== run A ==
Design pipelineProcessor, start of the top module:
module pipelineProcessor(
	input clk,
	input reset,
	output [31:0]  inst_addr,
	input  [31:0]  instr,
	output [31:0]  data_addr,
	output  [31:0]  data_out,
	output        mem_read,
	output          mem_write,
	input  [31:0]  data_in
	);
	wire [31:0] instr_add_4;
	wire [31:0] aluAddresult;
	wire [31:0] IFIDinstr;
	wire [31:0] jumpMux1;
	wire pcSrc, jump, stall, ifFlush;
	InstructionFetch InstructionFetch (
	  .clk   (clk),
		.reset         (reset        ),
		.inst_addr     (inst_addr    ),
		.aluAddresult  (aluAddresult ),
		.instr_add_4   (instr_add_4  ),
		.pcSrc         (pcSrc        ),
		.hazardStall	(stall ),
		.jump         (jump),
		.jumpMux1     (jumpMux1));
	wire [31:0] IFIDinstr_add_4;
	IFIDPipeReg IFIDPipeReg (
		.reset            (reset           ),
		.instr_add_4      (instr_add_4     ),
		.IFIDinstr_add_4  (IFIDinstr_add_4 ),
		.instr            (instr           ),
		.IFIDinstr        (IFIDinstr       ),
		.ifFlush          (ifFlush         ),
		.stall            (stall           ),
		.clk              (clk             ));
	wire [1:0] aluopID;
	wire regdestID, jumpID, branchID, mem_readID, memtoregID, MemWriteHazard;
	wire alusrcID, RegWriteHazard;
	controlunit controlunit (
		.regdest   (regdestID  ),
		.jump      (jumpID     ),
		.branch    (branchID   ),
		.memread   (mem_readID  ),
		.memtoreg  (memtoregID ),
		.memwrite  (MemWriteHazard ),
		.alusrc    (alusrcID   ),
		.regwrite  (RegWriteHazard ),
		.aluop     (aluopID    ),
		.opcode    (IFIDinstr[31:26]   ));
	wire [31:0] readData1ID;
	wire [31:0] readData2ID;
	wire [31:0] signExtended;
	wire [4:0] writeReg;
  ...
make LEC_CHECK=0 CAP_MARGIN=5 CORE_MARGIN=2 CORE_UTILIZATION=70 CTS_CLUSTER_SIZE=34 HOLD_SLACK_MARGIN=-0.09 PLACE_DENSITY=0.6 SLEW_MARGIN=20 finish   # period 4.48 ns
run.sh (not shown) runs the stock make flow with config.mk's settings and CLKGATE_MAP_FILE=.
Tool error ODB-0269 stopped run A during global routing (5_1_grt); no final results.
--- input diff run A..run B ---
diff --git a/flow/config.mk b/flow/config.mk
--- a/flow/config.mk
+++ b/flow/config.mk
@@ -8 +8 @@
-export CAP_MARGIN = 5
+export CAP_MARGIN = 20
@@ -10,3 +10,2 @@
-export CORE_UTILIZATION = 70
-export CTS_CLUSTER_SIZE = 34
-export HOLD_SLACK_MARGIN = -0.09
+export CORE_UTILIZATION = 57
+export CTS_CLUSTER_SIZE = 100
==> flow/constraint.sdc <==
create_clock -name core_clock -period 8.52 [get_ports {clk}]
set_input_delay 1.7040 -clock core_clock [delete_from_list [all_inputs] [get_ports {clk}]]
set_output_delay 1.7040 -clock core_clock [all_outputs]
set_load 0.01 [all_outputs]
--- outcome ---
- Run B finished end to end and its layout was clean on timing, DRC and antenna.
- As of run B, number of buffers created by CTS had risen by a few percent compared to run A.
- Per the comparison of run B with run A, post-synthesis share of cell area spent on full adders, half adders and majority gates about even; pre-placement core utilization went down.
- For global placer's final weighted congestion, dividing the value from run A by the value from run B gives 1.07.
- Going from run A to run B, clock sink count level, area of the core moved up, flop and latch count out of synthesis level.
- Looking at number of gates resized after cts, run B sits 455 lower than run A does.
- In the flow results for run B and run A, the area of the chip is smaller on run A.
- Diff run A -> run B: post-placement cell count shows a reduction of 7.0%; width of the die shows an increase of about 11%.
Setup changes, run B to run C
diff --git a/flow/config.mk b/flow/config.mk
--- a/flow/config.mk
+++ b/flow/config.mk
@@ -10,3 +10,2 @@
-export CORE_UTILIZATION = 57
-export CTS_CLUSTER_SIZE = 100
-export PLACE_DENSITY = 0.6
+export CORE_UTILIZATION = 58
+export SETUP_SLACK_MARGIN = 1.5
==> flow/constraint.sdc <==
create_clock -name core_clock -period 5.98 [get_ports {clk}]
set_input_delay 1.1960 -clock core_clock [delete_from_list [all_inputs] [get_ports {clk}]]
set_output_delay 1.1960 -clock core_clock [all_outputs]
set_load 0.01 [all_outputs]
==> results <==
Per the final summary, run B finished and its layout is clean on timing, DRC and antenna. Status run C: flow complete, layout not clean - setup timing. Between run C and run B, it is run C whose clock skew after layout is lower, by 0.0088 ns. Comparing run C and run B, arrival time of the worst setup path is higher on run B. Diff run B -> run C: clock group share of total power moved down; combinational fraction of design power moved up. Diff run C and run B: part of the cycle the worst path needs higher in run C. The sequential power of run C exceeds that of run B by about 40%. Run C vs. run B: cell area after layout went up 11%, count of plain and timing-repair buffers went up 210%. Compared to run B, run C has overall power of the completed layout 11 mW higher. Compared with run B, in run C number of DRC violations after detailed-routing iteration 0 rose 1.8%, sequential share of layout area -5.0 points.
No activity file was given, so power comes from the tool's default toggle rates.
